==> try-fjord <==
Design MODULE_STATIC_PROCESS, start of the top module:
module MODULE_STATIC_PROCESS (
    input clk,
    input rst,
    input [3:0] state_info,
    input [11:0] read_from_aux,
    input [11:0] read_from_ram,
    output reg [11:0] write2aux,
    output reg [11:0] write2ram,
    output reg [9:0] write2aux_addr,
    output reg [9:0] read_from_aux_addr,
    output reg [18:0] write2ram_addr,
    output reg[18:0] read_from_ram_addr,
    output reg ena_write_ram,
    output done
);
Settings: LEC_CHECK=0, ABC_AREA=1, CAP_MARGIN=20, CELL_PAD_IN_SITES_GLOBAL_PLACEMENT=0, CORE_MARGIN=2, CORE_UTILIZATION=67, CTS_CLUSTER_DIAMETER=46, CTS_CLUSTER_SIZE=56, GPL_TIMING_DRIVEN=1, MAX_ROUTING_LAYER=met4, MIN_ROUTING_LAYER=met1, PLACE_DENSITY=0.6, SLEW_MARGIN=20; clock period 21.9 ns.
run.sh (not shown) runs the stock make flow with config.mk's settings and CLKGATE_MAP_FILE=.
==> try-cedar (differences from try-fjord) <==
==> flow/config.mk (replaced) <==
export PLATFORM = sky130hd
export DESIGN_NAME = MODULE_STATIC_PROCESS
export DESIGN_NICKNAME = MODULE_STATIC_PROCESS
export VERILOG_FILES = /design/flow/design.v
export SDC_FILE = /design/flow/constraint.sdc
export NUM_CORES = 4
export LEC_CHECK = 0
export CAP_MARGIN = 0
export CORE_MARGIN = 2
export CORE_UTILIZATION = 72
export PLACE_DENSITY = 0.6
export SLEW_MARGIN = 20
==> flow/constraint.sdc (replaced) <==
create_clock -name core_clock -period 12.1 [get_ports {clk}]
set_input_delay 2.4200 -clock core_clock [delete_from_list [all_inputs] [get_ports {clk}]]
set_output_delay 2.4200 -clock core_clock [all_outputs]
set_load 0.01 [all_outputs]
==> tab_implementation.tex <==
% Generated from flow reports
\begin{tabular}{lr}
\hline
Metric & Value \\
\hline
\multicolumn{2}{l}{\textbf{Yosys}} \\
\quad XORs/XNORs by Area & 0.108 \\
\quad Post-synthesis simple-gate area fraction & 0.263 \\
\quad Main logic family after synthesis & AND-OR/OR-AND gates \\
\quad Area figure in the yosys stat output & 36,600 um2 \\
\quad AO/OA Area Share & 0.276 \\
\quad Sequential area share after synthesis & 0.204 \\
\quad Mean instance size in the synthesized netlist & 7.09 um2 \\
\quad Ranking of synthesized cells by area & dfxtp\_1 (20\%), nor2\_1 (7.0\%), xnor2\_1 (5.6\%), nand2\_1 (5.5\%), xor2\_1 (5.2\%) \\
\multicolumn{2}{l}{\textbf{Die}} \\
\quad DIE WIDTH & 229 um \\
\quad Number of placement rows & 82 \\
\multicolumn{2}{l}{\textbf{Run status}} \\
\quad Run status & stopped before the end \\
\quad Error Message & [ERROR DPL-0033] detailed placement checks failed during check placement. \\
\quad Last stage the flow got to & clock tree synthesis (4\_1\_cts) \\
\multicolumn{2}{l}{\textbf{Placed design}} \\
\quad Worst setup slack before clock tree synthesis & -14,150 ps \\
\hline
\end{tabular}
[end of results for try-cedar]
==> tab_implementation.tex <==
% Generated from flow reports
\begin{tabular}{lr}
\hline
Metric & Value \\
\hline
\multicolumn{2}{l}{\textbf{Yosys}} \\
\quad Sequential area share after synthesis & 0.209 \\
\quad Most numerous cell in the Yosys netlist & nand2\_1 \\
\quad AO/OA Area Share & 0.218 \\
\quad Async SR Flop Fraction & 0 \\
\quad Seq cells post-synth & 373 \\
\quad XORs/XNORs by Area & 0.0414 \\
\quad Area figure in the yosys stat output & 35,700 um2 \\
\quad Main logic family after synthesis & simple AND/OR/NAND/NOR gates \\
\quad Ranking of synthesized cells by area & dfxtp\_1 (21\%), nand2\_1 (11\%), inv\_1 (9.3\%), o21ai\_0 (7.1\%), nor2\_1 (6.4\%) \\
\quad Mean instance size in the synthesized netlist & 6.17 um2 \\
\quad Post-synthesis simple-gate area fraction & 0.331 \\
\multicolumn{2}{l}{\textbf{Run status}} \\
\quad Last stage the flow got to & global routing (5\_1\_grt) \\
\quad Run status & stopped before the end \\
\quad Error Message & [ERROR GRT-0232] Routing congestion too high. Check the congestion heatmap in the GUI. \\
\multicolumn{2}{l}{\textbf{Die}} \\
\quad Chip area & 55,200 um2 \\
\quad Number of placement rows & 84 \\
\quad DIE WIDTH & 235 um \\
\multicolumn{2}{l}{\textbf{Clock tree}} \\
\quad Num CTS Buffers & 48 \\
\quad Post-CTS resize count & 113 \\
\multicolumn{2}{l}{\textbf{Placed design}} \\
\quad IO Port Bufs & 113 \\
\quad Worst setup slack before clock tree synthesis & -3990 ps \\
\hline
\end{tabular}
[end of results for try-fjord]

---

==> inputs of run a <==
MODULE_STATIC_PROCESS again, from the RTL that the note above started with.
==> flow/design.v (excerpt) <==
module MODULE_STATIC_PROCESS (
    input clk,
    input rst,
    input [3:0] state_info,
    input [11:0] read_from_aux,
    input [11:0] read_from_ram,
    output reg [11:0] write2aux,
    output reg [11:0] write2ram,
    output reg [9:0] write2aux_addr,
    output reg [9:0] read_from_aux_addr,
    output reg [18:0] write2ram_addr,
    output reg[18:0] read_from_ram_addr,
    output reg ena_write_ram,
    output done
);
reg [18:0] cnt;
reg done_;
assign done=done_;
reg [4:0] cnt_buffer;
reg [11:0] color_buffer;
reg [11:0] buffer;
reg [11:0] color_reduced;
reg [15:0] color_cnt_1;
reg [15:0] color_cnt_2;
reg [15:0] color_cnt_3;
reg [15:0] color_cnt_4;
reg [15:0] color_cnt_5;
reg [15:0] color_cnt_6;
reg [15:0] color_cnt_7;
reg [15:0] color_cnt_8;
reg [15:0] color_cnt_9;
reg [15:0] color_cnt_10;
reg [15:0] color_cnt_11;
reg [15:0] color_cnt_12;
reg [15:0] color_cnt_13;
reg [15:0] color_cnt_14;
reg [15:0] color_cnt_15;
reg [15:0] color_cnt_16;
reg is_read_done;
always @(posedge clk) 
begin
    if(!rst)
    begin
      cnt=0;
      done_=0;
      cnt_buffer=0;
      color_buffer=0;
      buffer=0;
      color_reduced=0;
      color_cnt_1=0;
      color_cnt_2=0;
      color_cnt_3=0;
      color_cnt_4=0;
      color_cnt_5=0;
      color_cnt_6=0;
      color_cnt_7=0;
      color_cnt_8=0;
      color_cnt_9=0;
      color_cnt_10=0;
      color_cnt_11=0;
      color_cnt_12=0;
      color_cnt_13=0;
      color_cnt_14=0;
      color_cnt_15=0;
      color_cnt_16=0;
      is_read_done=0;
      write2aux=0;
      write2ram=0;
      write2aux_addr=0;
      read_from_aux_addr=0;
      write2ram_addr=0;
      read_from_ram_addr=0;
      ena_write_ram=0;
    end
    else if(done_==0&&(state_info==4'b1000||state_info==4'b1001))
    begin
      if(cnt_buffer==4'b0000)
      begin
        if(state_info==4'b1000)
          color_buffer=(read_from_ram[11:8]*8'd30+read_from_ram[7:4]*8'd59+read_from_ram[3:0]*8'd11)*9/8'd100;
  ...
export LEC_CHECK = 0
export ABC_AREA = 1
export CAP_MARGIN = 20
export CELL_PAD_IN_SITES_GLOBAL_PLACEMENT = 0
export CORE_MARGIN = 2
export CORE_UTILIZATION = 72
export CTS_CLUSTER_SIZE = 86
export GPL_TIMING_DRIVEN = 1
export MIN_ROUTING_LAYER = met1
export PLACE_DENSITY_LB_ADDON = 0.04
export SLEW_MARGIN = 20
export TNS_END_PERCENT = 5
create_clock -name core_clock -period 15.9 [get_ports {clk}]
==> run b: changes against run a <==
CELL_PAD_IN_SITES_GLOBAL_PLACEMENT = 3   (was 0)
CORE_ASPECT_RATIO = 1.09   (was unset)
CORE_UTILIZATION = 40   (was 72)
CTS_CLUSTER_SIZE = unset   (was 86)
GPL_TIMING_DRIVEN = unset   (was 1)
MIN_ROUTING_LAYER = unset   (was met1)
PLACE_DENSITY_LB_ADDON = 0.2   (was 0.04)
SLEW_MARGIN = 5   (was 20)
TNS_END_PERCENT = unset   (was 5)
==> flow/constraint.sdc (replaced) <==
create_clock -name core_clock -period 23.9 [get_ports {clk}]
set_input_delay 4.7800 -clock core_clock [delete_from_list [all_inputs] [get_ports {clk}]]
set_output_delay 4.7800 -clock core_clock [all_outputs]
set_load 0.01 [all_outputs]
==> results.cfg <==
; physical design summary
[floorplanning]
die_area_sq_um = 51400
rows = 81
fp_util_pct = 73.0

[status]
stop_stage = 5_1_grt
error = [ERROR GRT-0232] Routing congestion too high. Check the congestion heatmap in the GUI.
status = aborted with a tool error

[placed_design]
io_buffers = 113
post_dp_cell_area_sq_um = 41100
pre_cts_ws_ns = -9.20

[grt]
grt_busiest_layer = met2
use_met1_pct = 82.2
grtUsageMet3_pct = 71.4
grt_util_met2_pct = 96.4

[clock_network]
htree_levels = 2
postCtsHoldBufs = 0
postCtsResizedCells = 129
clkSinkCount = 373
cts_root_buf = clkbuf_16
post-cts-setup-buffer-count = 78
[end of results for run a]
==> results.cfg <==
; physical design summary
[logic_synthesis]
ys_sh_aoi_pct = 21.8
area_leaders = dfxtp_1 21%, nand2_1 11%, inv_1 9.3%
synth_top_area_share_pct = 20.9
simple_gate_area_share_pct = 33.1
syn_area_sq_um = 35700
ys_seq_share_pct = 20.9
syn_inst = 5792
synth-seq-cells = 373

[status]
status = aborted with a tool error
stop_stage = 3_1_place_gp_skip_io
error = [ERROR FLW-0024] Place density exceeds 1.0 (current PLACE_DENSITY_LB_ADDON =  0.2). Please check if the value of  PLACE_DENSITY_LB_ADDON is between 0 and 0.99.

[floorplanning]
die_area_sq_um = 91800
fp_util_pct = 40.3
die_h_microns = 316
rows = 114
[end of results for run b]
